==> branch indigo <==
## CPU
module CPU(
				clk,
			  rst_n,
		   IO_stall,
         awid_m_inf,
       awaddr_m_inf,
       awsize_m_inf,
      awburst_m_inf,
        awlen_m_inf,
      awvalid_m_inf,
      awready_m_inf,
        wdata_m_inf,
        wlast_m_inf,
       wvalid_m_inf,
       wready_m_inf,
          bid_m_inf,
        bresp_m_inf,
       bvalid_m_inf,
       bready_m_inf,
         arid_m_inf,
       araddr_m_inf,
        arlen_m_inf,
       arsize_m_inf,
      arburst_m_inf,
      arvalid_m_inf,
      arready_m_inf, 
          rid_m_inf,
        rdata_m_inf,
        rresp_m_inf,
        rlast_m_inf,
       rvalid_m_inf,
       rready_m_inf 
);
input  wire clk, rst_n;
output reg  IO_stall;
parameter ID_WIDTH = 4 , ADDR_WIDTH = 32, DATA_WIDTH = 16, DRAM_NUMBER=2, WRIT_NUMBER=1;
output  wire [WRIT_NUMBER * ID_WIDTH-1:0]        awid_m_inf;
output  wire [WRIT_NUMBER * ADDR_WIDTH-1:0]    awaddr_m_inf;
output  wire [WRIT_NUMBER * 3 -1:0]            awsize_m_inf;
  ...
clock: 3.8 ns
lec_check: 0
cap_margin: 30
core_margin: 2
core_utilization: 43
cts_cluster_diameter: 166
cts_cluster_size: 11
gpl_routability_driven: 0
hold_slack_margin: 0.03
setup_slack_margin: -0.12
slew_margin: 20
tns_end_percent: 75
run.sh (not shown) runs the stock make flow with config.mk's settings and CLKGATE_MAP_FILE=.
==> branch zinc (differences from branch indigo) <==
==> flow/config.mk (replaced) <==
export PLATFORM = sky130hd
export DESIGN_NAME = CPU
export DESIGN_NICKNAME = CPU
export VERILOG_FILES = /design/flow/design.v
export SDC_FILE = /design/flow/constraint.sdc
export NUM_CORES = 4
export LEC_CHECK = 0
export CAP_MARGIN = 20
export CORE_MARGIN = 2
export CORE_UTILIZATION = 64
export SLEW_MARGIN = 20
==> flow/constraint.sdc (replaced) <==
create_clock -name core_clock -period 4.06 [get_ports {clk}]
set_input_delay 0.8120 -clock core_clock [delete_from_list [all_inputs] [get_ports {clk}]]
set_output_delay 0.8120 -clock core_clock [all_outputs]
set_load 0.01 [all_outputs]
==> branch quartz (differences from branch indigo) <==
==> flow/config.mk (replaced) <==
export PLATFORM = sky130hd
export DESIGN_NAME = CPU
export DESIGN_NICKNAME = CPU
export VERILOG_FILES = /design/flow/design.v
export SDC_FILE = /design/flow/constraint.sdc
export NUM_CORES = 4
export LEC_CHECK = 0
export CAP_MARGIN = 5
export CORE_MARGIN = 2
export CORE_UTILIZATION = 70
export CTS_CLUSTER_DIAMETER = 245
export CTS_CLUSTER_SIZE = 14
export HOLD_SLACK_MARGIN = -0.08
export SETUP_SLACK_MARGIN = 1.02
export SLEW_MARGIN = 5
==> flow/constraint.sdc (replaced) <==
create_clock -name core_clock -period 4.08 [get_ports {clk}]
set_input_delay 0.8160 -clock core_clock [delete_from_list [all_inputs] [get_ports {clk}]]
set_output_delay 0.8160 -clock core_clock [all_outputs]
set_load 0.01 [all_outputs]
==> CHANGELOG.md <==
## Flow update

* Violated checks: setup timing
* Tightest Pin Transition at 1.14 ns
* Final Setup Violations at 10
* Status: finished with violations
* Final WS setup at -1.04 ns
(the above is from branch zinc)
==> CHANGELOG.md <==
## Flow update

* Violated checks: setup timing
* Final Setup Violations at 26
* Status: finished with violations
* Final WS setup at -1.31 ns
(the above is from branch indigo)
==> CHANGELOG.md <==
## Flow update

* Final Setup Violations at 14
* Core area at 0.0406 sq mm
* Hold Worst Slack at 0.225 ns
* Violated checks: setup timing
* Status: finished with violations
* Final WS setup at -1.16 ns
(the above is from branch quartz)

---

==> inputs of wip/harbor <==
CPU again, from the RTL that the note above started with.
make LEC_CHECK=0 CAP_MARGIN=20 CORE_MARGIN=2 CORE_UTILIZATION=72 CTS_CLUSTER_DIAMETER=29 CTS_CLUSTER_SIZE=48 PLACE_DENSITY_LB_ADDON=0.26 SETUP_SLACK_MARGIN=1.31 SLEW_MARGIN=20 finish   # period 5.41 ns
==> wip/fjord: changes against wip/harbor <==
CORE_UTILIZATION = 40   (was 72)
CTS_CLUSTER_DIAMETER = default   (was 29)
CTS_CLUSTER_SIZE = default   (was 48)
PLACE_DENSITY_LB_ADDON = default   (was 0.26)
SETUP_SLACK_MARGIN = default   (was 1.31)
==> flow/constraint.sdc (replaced) <==
create_clock -name core_clock -period 6.0 [get_ports {clk}]
set_input_delay 1.2000 -clock core_clock [delete_from_list [all_inputs] [get_ports {clk}]]
set_output_delay 1.2000 -clock core_clock [all_outputs]
set_load 0.01 [all_outputs]
==> wip/raven: changes against wip/harbor <==
ABC_AREA = 1   (was default)
CAP_MARGIN = 0   (was 20)
CORE_ASPECT_RATIO = 0.94   (was default)
CTS_CLUSTER_DIAMETER = 390   (was 29)
CTS_CLUSTER_SIZE = 100   (was 48)
HOLD_SLACK_MARGIN = -0.06   (was default)
PLACE_DENSITY = 0.42   (was default)
PLACE_DENSITY_LB_ADDON = default   (was 0.26)
SETUP_SLACK_MARGIN = 0.5   (was 1.31)
==> flow/constraint.sdc (replaced) <==
create_clock -name core_clock -period 2.63 [get_ports {clk}]
set_input_delay 0.5260 -clock core_clock [delete_from_list [all_inputs] [get_ports {clk}]]
set_output_delay 0.5260 -clock core_clock [all_outputs]
set_load 0.01 [all_outputs]
==> wip/onyx: changes against wip/harbor <==
CAP_MARGIN = 25   (was 20)
CORE_UTILIZATION = 62   (was 72)
CTS_CLUSTER_DIAMETER = default   (was 29)
CTS_CLUSTER_SIZE = default   (was 48)
GPL_TIMING_DRIVEN = 1   (was default)
HOLD_SLACK_MARGIN = 0.19   (was default)
MAX_ROUTING_LAYER = met5   (was default)
PLACE_DENSITY = 0.57   (was default)
PLACE_DENSITY_LB_ADDON = default   (was 0.26)
SETUP_SLACK_MARGIN = default   (was 1.31)
TNS_END_PERCENT = 45   (was default)
==> flow/constraint.sdc (replaced) <==
create_clock -name core_clock -period 7.16 [get_ports {clk}]
set_input_delay 1.4320 -clock core_clock [delete_from_list [all_inputs] [get_ports {clk}]]
set_output_delay 1.4320 -clock core_clock [all_outputs]
set_load 0.01 [all_outputs]
==> out/metrics.yaml <==
outcome:
  stage_at_which_the_flow_ended: "5_1_grt"
  error: "[ERROR GRT-0116] Global routing finished with congestion. Check the congestion regions in the DRC Viewer."
  status: "did not finish"
synthesis:
  post_synth_instance_area_um2: 29700
  synth.cellmix.adderShare: 0.104
  post-synth-top-count-cell: "sky130_fd_sc_hd__nand2_1"
global_route:
  grt_remaining_overflow: 3
  groute.usage.overall: 0.773
  groute.layer.met2.usage: 0.884
cts:
  cts_inserted_buffers: 8
placed_design:
  place_hpwl_mm: 91.0
[end of results for wip/raven]
==> out/metrics.yaml <==
sta:
  finalSetupViolCount: 1
  setup_slack_ns: -0.0235
synthesis:
  post-synth-top-count-cell: "sky130_fd_sc_hd__dfrtp_1"
  post_synth_instance_area_um2: 28800
  xor_share: 0.0222
outcome:
  status: "complete, but fails checks"
  violations: "setup timing"
cells_and_area:
  finish.instance_area_um2: 34300
  finish.utilization: 0.867
  register_share_of_the_cell_area: 0.312
floorplanning:
  floorplan.die.height_um: 204
cts:
  cts_inserted_buffers: 90
  htree_num_levels: 3
  holdBufCountCts: 0
critical_path:
  reg2reg_slack_ns: -0.02
hold_path:
  hold-path-endpoint: "current_state[7]"
global_route:
  grt_remaining_overflow: 0
placed_design:
  place_hpwl_mm: 65.0
[end of results for wip/harbor]
==> out/metrics.yaml <==
outcome:
  status: "no timing/DRC/antenna violations"
synthesis:
  synth.cellmix.adderShare: 0.107
  largest_area_cell: "sky130_fd_sc_hd__dfrtp_1"
  yosys_warnings: 5
  post_synth_instance_area_um2: 28800
  post-synth-top-count-cell: "sky130_fd_sc_hd__dfrtp_1"
  ys_area_um2: 28800
cts:
  worst_skew_pair.late_latency_ns: 0.60
  cts_inserted_buffers: 49
critical_path:
  crit-reg2reg-capture: "rd_data[14]"
  worst_path_max_delay_cell: "sky130_fd_sc_hd__dfrtp_1"
global_route:
  groute.usage.overall: 0.273
  groute.layer.met2.usage: 0.411
  grt_remaining_overflow: 0
sta:
  setup-tns-final_ns: 0
cells_and_area:
  num-nonclk-inverters: 203
power_and_ir_drop:
  power_density_of_the_placed_cells_nw_per_um2: 199
[end of results for wip/fjord]
==> out/metrics.yaml <==
synthesis:
  synth.cellmix.adderShare: 0.107
  post-synth-top-count-cell: "sky130_fd_sc_hd__dfrtp_1"
  post_synth_instance_area_um2: 28800
floorplanning:
  die_area_um2: 48100
sta:
  setup_slack_ns: 1.12
global_route:
  grt_remaining_overflow: 0
  groute.layer.met2.usage: 0.603
  groute.usage.overall: 0.420
placed_design:
  place_hpwl_mm: 63.0
cells_and_area:
  sequential_cell_area_um2: 10700
outcome:
  status: "no timing/DRC/antenna violations"
[end of results for wip/onyx]
